Setup of job 5015:
## complex_multiplier
module complex_multiplier
    #(parameter integer     OPERAND_WIDTH_A = 16,  
      parameter integer     OPERAND_WIDTH_B = 16,  
      parameter integer     OPERAND_WIDTH_OUT = 32,   
      parameter integer     STAGES = 6,   
      parameter             BLOCKING = 0,
      parameter             ROUND_MODE = 0,
      parameter integer     GROWTH_BITS = 0,   
      parameter             BYTE_ALIGNED = 1,
      localparam            EFF_PORT_WIDTH_A = BYTE_ALIGNED ? ((OPERAND_WIDTH_A*2+15)/16)*16 : OPERAND_WIDTH_A * 2,
      localparam            EFF_PORT_WIDTH_B = BYTE_ALIGNED ? ((OPERAND_WIDTH_B*2+15)/16)*16 : OPERAND_WIDTH_B * 2,
      localparam            EFF_PORT_WIDTH_OUT = BYTE_ALIGNED ? ((OPERAND_WIDTH_OUT*2+15)/16)*16 : OPERAND_WIDTH_OUT * 2
    )
    (   
        input                                           aclk,
        input                                           aresetn,
  ...
Size: about 6600 cells after synthesis, about 140 I/O pins.
==> flow/config.mk <==
export PLATFORM = sky130hd
export DESIGN_NAME = complex_multiplier
export DESIGN_NICKNAME = complex_multiplier
export VERILOG_FILES = /design/flow/design.v
export SDC_FILE = /design/flow/constraint.sdc
export NUM_CORES = 4
export LEC_CHECK = 0
export ABC_AREA = 1
export CAP_MARGIN = 20
export CELL_PAD_IN_SITES_GLOBAL_PLACEMENT = 2
export CORE_ASPECT_RATIO = 0.7
export CORE_MARGIN = 3
export CORE_UTILIZATION = 32
export CTS_CLUSTER_DIAMETER = 100
export CTS_CLUSTER_SIZE = 25
export GPL_ROUTABILITY_DRIVEN = 1
export PLACE_DENSITY_LB_ADDON = 0.03
export SETUP_SLACK_MARGIN = 1.27
export SLEW_MARGIN = 40
export TNS_END_PERCENT = 95
==> flow/constraint.sdc <==
create_clock -name core_clock -period 8.21 [get_ports {aclk}]
set_input_delay 1.6420 -clock core_clock [delete_from_list [all_inputs] [get_ports {aclk}]]
set_output_delay 1.6420 -clock core_clock [all_outputs]
set_load 0.01 [all_outputs]
run.sh (not shown) runs the stock make flow with config.mk's settings and CLKGATE_MAP_FILE=.
diff inputs: job 5015 => job 5952
Settings: clearing SETUP_SLACK_MARGIN, which used to be 1.27; clearing CORE_ASPECT_RATIO, which used to be 0.7; clearing CELL_PAD_IN_SITES_GLOBAL_PLACEMENT, which used to be 2; clearing CTS_CLUSTER_DIAMETER, which used to be 100; clearing GPL_ROUTABILITY_DRIVEN, which used to be 1; swapping 40 for 20 in SLEW_MARGIN; clearing CTS_CLUSTER_SIZE, which used to be 25; swapping 3 for 2 in CORE_MARGIN; clearing PLACE_DENSITY_LB_ADDON, which used to be 0.03; swapping 32 for 70 in CORE_UTILIZATION; clearing TNS_END_PERCENT, which used to be 95; clearing ABC_AREA, which used to be 1; swapping 8.21 for 5.52 in the clock period (ns, I/O delays scaled along).
Findings:
From the logs: job 5952 reached the end of the flow and failed the layout checks with negative setup slack. Looking at length of routed met2 wiring, job 5952 sits about 15% below job 5015. In job 5952 the count of clock-buffer cells in the layout turned out 81% higher than in job 5015. Taking job 5952 over job 5015, the wire length the detailed router placed on met1 ratio works out to 0.53. | initial antenna violation count | job 5952 vs job 5015 | 3 lower |. Job 5952 ended with less synthesized cell count than job 5015. In job 5952 relative to job 5015, total cells reported by yosys after synthesis had gone down by more than a quarter. Job 5952 vs job 5015 — final instance area climbed slightly.
Setup changes, job 5952 to job 1504
Settings: CORE_UTILIZATION: 70 -> 40; the clock period (ns, I/O delays scaled along): 5.52 -> 7.11.
Results
Going from job 5952 to job 1504, the die outline area was found to have gone up by about 70%.
Job 1504 vs. job 5952: post-route worst setup slack +880 ps; met3 usage in global routing -1.3 points.
Highest layer used for signal routing: met4 -> job 5952, met5 -> job 1504
Both conditions hold for job 1504: the flow ran to the end and the final layout passed the timing, DRC and antenna checks.
Job 1504 reports its startpoint of the most critical setup path as b_i_dd[6] while job 5952 reports a_r_dddd[5].
What job 2270 does differently from job 1504 at the input level:
Settings: changing CORE_UTILIZATION from 40 to 70; setting HOLD_SLACK_MARGIN to 0.29 for the first time; setting CTS_CLUSTER_SIZE to 35 for the first time; changing the clock period (ns, I/O delays scaled along) from 7.11 to 4.64.
[summary]
Job 2270 packs its core more tightly than job 1504.
Relative to job 1504, the cell area of job 2270 is higher by about 10%.
Comparing job 1504 against job 2270, there is no change at all in number of enable flip-flop cells.
Of job 1504 and job 2270, just one finished clean: job 1504.
In job 2270 the implementation completed, yet the final layout does not meet the checks, the culprit being negative setup slack.
Job 2270 has total wire length above what job 1504 had.
Aggregate global-route resource usage ends up higher on job 2270.
When job 2270 is measured against job 1504, its logic gate fraction of the total cell area turns out 1.8 points lower.
Modified inputs, job 2337 compared to job 2270
Settings: CORE_UTILIZATION: 70 -> 72; CTS_CLUSTER_SIZE: 35 -> unset; HOLD_SLACK_MARGIN: 0.29 -> unset; PLACE_DENSITY: unset -> 0.42; the clock period (ns, I/O delays scaled along): 4.64 -> 7.89.
## What came out
- Job 2337: all stages complete, timing, DRC and antenna checks passed
- Compared with job 2270, placement density in the core of job 2337 is lower.
- Diff job 2270 -> job 2337: via count now sits lower.
- Chip footprint was higher in job 2270 than in job 2337.
- In the metrics for job 2337 and job 2270, the one carrying the lower sequential share of layout area is job 2270.
- Job 2337 against job 2270: minimum clock period after layout shows an increase of 1080 ps; average via count per standard cell shows an increase of 0.89%.
Input changes introduced in job 8585 (baseline for comparison: job 2337):
Settings: HOLD_SLACK_MARGIN: unset -> 0.05; CAP_MARGIN: 20 -> 0; PLACE_DENSITY: 0.42 -> unset; the clock period (ns, I/O delays scaled along): 7.89 -> 6.08.
### Flow results
In job 8585 the implementation ran to completion but is not tape-out ready, as the final checks report negative setup slack.
On core occupancy in the finished layout, the lower figure sits with job 2337, not job 8585.
The topmost layer with routed signal wires comes out met5 in one run and met4 in the other, namely in job 2337 and job 8585 respectively.
Start point of the critical path = a_dd_r[12]: job 8585; start point of the critical path = a_r_dddd[4]: job 2337
Routed wire in job 8585 totals more than in job 2337.
Lower area growth from synthesis to layout goes to job 2337 over job 8585.
Run comparison: job 2337 library cell contributing the largest single delay on the critical path edfxtp_1; job 8585 library cell contributing the largest single delay on the critical path fa_1
